## wip/juniper
Design sample_dsp, start of the top module:
module sample_dsp(
	input         clk_20M,
	input         rst_n,
	input         WR,
	input         RD,
	input         CS0,
	input  [7:0]  DSP_Add,
	input  [15:0] DSP_Data_in,
	output [15:0] DSP_Data_out,
	output        DSP_Data_oe,
	input  [6:0]  chAn,
	input  [6:0]  chBn,
	input  [15:0] data_in,
	input         busy0,
	output [3:0]  LED,
	output        cs0_n,
	output        cs1_n,
	output        convst,
	output        enc_rst
);
For scale: ~2,700 cells after synthesis, about 600 flip-flops, ~85 I/O pins.
Settings: LEC_CHECK=0, CAP_MARGIN=20, CELL_PAD_IN_SITES_DETAIL_PLACEMENT=1, CORE_MARGIN=3, CORE_UTILIZATION=55, CTS_CLUSTER_DIAMETER=349, GPL_ROUTABILITY_DRIVEN=0, GPL_TIMING_DRIVEN=0, MAX_ROUTING_LAYER=met4, SLEW_MARGIN=15; clock period 5.0 ns.
run.sh (not shown) runs the stock make flow with config.mk's settings and CLKGATE_MAP_FILE=.
Inputs modified between wip/juniper and wip/tundra:
Settings: GPL_ROUTABILITY_DRIVEN: 0 -> unset; CTS_CLUSTER_DIAMETER: 349 -> unset; MAX_ROUTING_LAYER: met4 -> unset; SLEW_MARGIN: 15 -> 20; GPL_TIMING_DRIVEN: 0 -> unset; CORE_MARGIN: 3 -> 2; CELL_PAD_IN_SITES_DETAIL_PLACEMENT: 1 -> unset; CORE_UTILIZATION: 55 -> 25; the clock period (ns, I/O delays scaled along): 5.0 -> 4.43.
Notes after the runs:
wip/tundra completed every stage of the flow, and the final layout passed the timing, DRC and antenna checks. NOTE: fraction of area in clock buffers and inverters in wip/tundra exceeds that of wip/juniper. In the tables for wip/tundra and wip/juniper, switching power reads lower with wip/juniper. | number of filler cells placed in the layout | wip/tundra vs wip/juniper | about 120% higher |. Going from wip/juniper to wip/tundra, post-placement cell count grew by more than 10%. wip/tundra: routed wire length is 16% lower than what wip/juniper reported. Min sequential share of layout area across wip/tundra and wip/juniper: wip/tundra. wip/tundra and wip/juniper ended up with roughly the same combinational gate area. wip/tundra: fraction of power consumed by the clock network higher than wip/juniper. Summary of wip/tundra over wip/juniper: final area higher; total met2 wirelength after detailed routing went down by 20%; worst hold slack went down 0.073 ns.
Inputs modified between wip/tundra and wip/zinc:
Settings: a change of CORE_UTILIZATION from 25 to 64; an added GPL_TIMING_DRIVEN of 0; a change of SLEW_MARGIN from 20 to 30; an added CELL_PAD_IN_SITES_DETAIL_PLACEMENT of 1; a change of the clock period (ns, I/O delays scaled along) from 4.43 to 5.0.
==> results <==
- Compared with wip/tundra, wip/zinc shows a placed wire-length estimate that is 36% higher.
- As the logs show, wip/zinc stopped at global routing (5_1_grt) after a tool error, so it never reached the end of the flow.
- wip/tundra → wip/zinc: die area saw a decrease, setup slack after placement fell by 0.70 ns.
## Diff of input files: wip/delta against wip/zinc
Settings: changing SLEW_MARGIN from 30 to 5; removing GPL_TIMING_DRIVEN (formerly 0); changing CORE_UTILIZATION from 64 to 40.
## What came out
- wip/delta vs. wip/zinc: area share of fa/ha/maj cells after synthesis now sits at about the same level; number of port buffers shows an increase of 2; routability congestion estimate from global placement -2.3%.
- Of the two candidates, wip/zinc has the better total core area and wip/delta the worse one.
- Re synthesized-area fraction occupied by xor and xnor cells: no difference whatsoever between wip/delta and wip/zinc.
- Cell area reported after detailed placement essentially unchanged between wip/zinc and wip/delta.
- Among wip/zinc and wip/delta, a clean, completed layout was produced by wip/delta alone.

* * *

run 1:
Starting RTL as in the previous note.
clock: 2.01 ns
lec_check: 0
abc_area: 1
cap_margin: 40
core_aspect_ratio: 0.69
core_margin: 2
core_utilization: 72
cts_cluster_diameter: 394
cts_cluster_size: 10
place_density: 0.4
setup_slack_margin: 0.3
slew_margin: 20
tns_end_percent: 15
For run 1, the flow was terminated by a tool error in global routing and produced no final design.
Here is what was changed in the inputs of run 2 compared with run 1.
Settings: CTS_CLUSTER_DIAMETER changed from 394 to 368; PLACE_DENSITY changed from 0.4 to 0.67; CORE_ASPECT_RATIO removed (was 0.69); CAP_MARGIN changed from 40 to 5; TNS_END_PERCENT removed (was 15); SETUP_SLACK_MARGIN changed from 0.3 to -0.16; CTS_CLUSTER_SIZE removed (was 10); the clock period (ns, I/O delays scaled along) changed from 2.01 to 2.46.
Findings:
- Although it ran to completion, run 2 produced a layout that fails the final checks because of setup timing.
- Compared with run 1, run 2 shows a cell row count that is about 20% higher.
- Compared with run 1, run 2 shows cell total after placement that has gone down by a few percent.
- Reported for run 2 and run 1, async set-reset flop share out of synthesis turned out identical to the last digit.
- Between run 2 and run 1, the difference in chip footprint is negligible.
- Die outline width: run 2 vs run 1 down 42 um
- Higher H-tree depth reported by CTS goes to run 1 over run 2.
## Diff of input files: run 3 against run 2
Settings: CELL_PAD_IN_SITES_GLOBAL_PLACEMENT now 0, previously not set; GPL_TIMING_DRIVEN now 1, previously not set; PLACE_DENSITY no longer set, was 0.67; TNS_END_PERCENT now 70, previously not set; CAP_MARGIN now 20, was 5; GPL_ROUTABILITY_DRIVEN now 0, previously not set; CTS_CLUSTER_DIAMETER now 346, was 368; SETUP_SLACK_MARGIN now -0.14, was -0.16; PLACE_DENSITY_LB_ADDON now 0.11, previously not set.
Results
To summarise run 3: no stage aborted, but the layout did not pass its checks, failing on setup timing. Final critical-path required period (run 3 over run 2): decrease, 0.0042 ns. A critical path capture point of inst.encoder_0.databuf[10] is what run 3 shows, while inst.encoder_4.databuf[12] belongs to run 2. Synthesized-area fraction occupied by adder cells: run 2 vs run 3 identical. Cell with the largest stage delay on the worst path = sky130_fd_sc_hd__dfrtp_2: run 3; cell with the largest stage delay on the worst path = sky130_fd_sc_hd__dfrtp_1: run 2. Comparing the two runs side by side, run 3 comes out ahead of run 2 on post-route standard cell area excluding fillers. [compare] base=run 2 new=run 3: setup slack rose by 0.0042 ns; power consumption fell by about 2.7%.
Here is what was changed in the inputs of run 4 compared with run 3.
Settings: GPL_TIMING_DRIVEN: 1 -> unset; PLACE_DENSITY: unset -> 0.39; PLACE_DENSITY_LB_ADDON: 0.11 -> unset; SETUP_SLACK_MARGIN: -0.14 -> unset; CELL_PAD_IN_SITES_GLOBAL_PLACEMENT: 0 -> unset; GPL_ROUTABILITY_DRIVEN: 0 -> unset; ABC_AREA: 1 -> unset; CTS_CLUSTER_DIAMETER: 346 -> 397; TNS_END_PERCENT: 70 -> unset; the clock period (ns, I/O delays scaled along): 2.46 -> 4.04.
Results
Summary of run 3 and run 4: one run falls short of a clean finish, namely run 3.
The flow completed for run 3, but it is not clean: the layout still shows setup timing.
Y dimension of the die for run 4: 1.2% down relative to run 3
Going from run 3 to run 4, the antenna cell count was found to have gone up by 1.
Instance count after placement with tap cells included | run 4 below run 3
Delta (run 4 minus run 3): post-synthesis to final-layout area growth went down by 2.8 points; number of cells in Yosys stat went down 1,280.
Power of the clock network (run 4 vs. run 3) decreases by more than a quarter
Power and IR drop assume default switching activity.
